Setup of run A:
Design rv32_core, start of the top module:
module rv32_core (
  input logic clk,
  input logic rst_n,
  output logic [31:0] imem_addr,
  input logic [31:0] imem_rdata,
  output logic dmem_valid,
  output logic dmem_we,
  output logic [31:0] dmem_addr,
  output logic [31:0] dmem_wdata,
  output logic [3:0] dmem_wstrb,
  input logic dmem_ready,
  input logic [31:0] dmem_rdata,
  output logic mmio_we,
  output logic [31:0] mmio_addr,
  output logic [31:0] mmio_wdata,
  input logic [31:0] mmio_rdata
);
Settings: LEC_CHECK=0, ABC_AREA=1, CAP_MARGIN=40, CORE_MARGIN=2, CORE_UTILIZATION=72, CTS_CLUSTER_DIAMETER=95, CTS_CLUSTER_SIZE=10, HOLD_SLACK_MARGIN=0.28, PLACE_DENSITY_LB_ADDON=0.0, SETUP_SLACK_MARGIN=0.59, SLEW_MARGIN=20; clock period 2.02 ns.
run.sh (not shown) runs the stock make flow with config.mk's settings and CLKGATE_MAP_FILE=.
As the logs show, run A stopped at global routing (5_1_grt) after a tool error, so it never reached the end of the flow.
For run B, these inputs were changed with respect to run A:
- PLACE_DENSITY_LB_ADDON no longer set, was 0.0
- CTS_CLUSTER_DIAMETER no longer set, was 95
- HOLD_SLACK_MARGIN no longer set, was 0.28
- CTS_CLUSTER_SIZE no longer set, was 10
- CORE_UTILIZATION now 17, was 72
- ABC_AREA no longer set, was 1
- SETUP_SLACK_MARGIN no longer set, was 0.59
- CAP_MARGIN now 20, was 40
- PLACE_DENSITY now 0.6, previously not set
- the clock period (ns, I/O delays scaled along) now 12.0, was 2.02
- Looking at chip width, run B sits above run A.
- Diff run A -> run B: total of hold buffers inserted after clock tree synthesis shrank by 17, post-synthesis cell type count went up 61%, chip area estimate from yosys synthesis lower, core utilization before placement -56 points.
- Higher synthesized area goes to run A over run B.
- Looking at the reports, run B completed the entire flow and the layout it produced met the timing, design-rule and antenna checks.
- Of run B and run A, it is run B that has the lower synthesized cell count.
Setup changes, run B to run C
- changing CORE_UTILIZATION from 17 to 72
- setting ABC_AREA to 1 for the first time
- changing the clock period (ns, I/O delays scaled along) from 12.0 to 2.02
Findings:
Run C: GRT-0116 in global routing (5_1_grt) -> run aborted. The lower post-synthesis area per instance of run C and run B is in run C. Net count after synthesis ends up higher on run C. In the metrics for run C and run B, the one carrying the higher area after synthesis is run C. From run B to run C the numbers moved as follows: instance area after placement picked up an extra 12%; width of the die lost about 50%; adder-cell area share of the yosys netlist neither gained nor lost much; tally of unique sky130hd cells used after synthesis lost 41; total cells reported by yosys after synthesis picked up an extra about 55%. Of run C and run B, it is run C that has the higher chip area in the Yosys report.
Setup changes, run C to run D
- ABC_AREA: 1 -> unset
- TNS_END_PERCENT: unset -> 5
- CORE_UTILIZATION: 72 -> 55
- CTS_CLUSTER_SIZE: unset -> 37
- SETUP_SLACK_MARGIN: unset -> 1.16
- PLACE_DENSITY: 0.6 -> unset
- the clock period (ns, I/O delays scaled along): 2.02 -> 4.24
Findings:
Run D vs run C: die area up. Instance count after placement with tap cells included was lower in run D than in run C. Run D — detailed placement HPWL about 11% lower, run C as reference. As far as buffer depth of the longest clock path goes, run C and run D are indistinguishable; the numbers are identical. Changes observed in run D relative to run C: chip area line of the yosys report now sits lower, instance area at placement decreased about 8%. Run D vs run C — synthesized area dropped about 3.6%. Run D: all stages done; final checks FAILED (negative setup slack).
Here is what was changed in the inputs of run E compared with run D.
- an added GPL_ROUTABILITY_DRIVEN of 1
- a change of CORE_UTILIZATION from 55 to 24
- a change of SETUP_SLACK_MARGIN from 1.16 to 2.25
- a deleted CTS_CLUSTER_SIZE that had been 37
- a change of SLEW_MARGIN from 20 to 35
- an added CORE_ASPECT_RATIO of 0.86
- an added MIN_ROUTING_LAYER of met1
- an added PLACE_DENSITY of 0.88
- an added HOLD_SLACK_MARGIN of 0.08
- an added CTS_CLUSTER_DIAMETER of 112
- an added CELL_PAD_IN_SITES_GLOBAL_PLACEMENT of 3
- a change of TNS_END_PERCENT from 5 to 85
- a change of the clock period (ns, I/O delays scaled along) from 4.24 to 8.66
- Run E against run D: clock network fraction of total power went up 2.4 points, share of synthesized area occupied by flip-flops and latches held, global routing met1 resource utilization went down 27 points, share of the final layout cell area in sequential cells went up 2.7 points, cell area went down about 7%.
- A master of the slowest instance on the critical path of or3_4 is what run D shows, while nor4_2 belongs to run E.
- Run D -> run E: combinational power decreased by more than half
- Run E reached the final stage; the timing, design-rule and antenna checks on its layout passed.
- When the final numbers for run D and run E were put side by side, the count of filler cells inserted in the layout turned out to be smaller in run D.
Power and IR drop assume default switching activity.
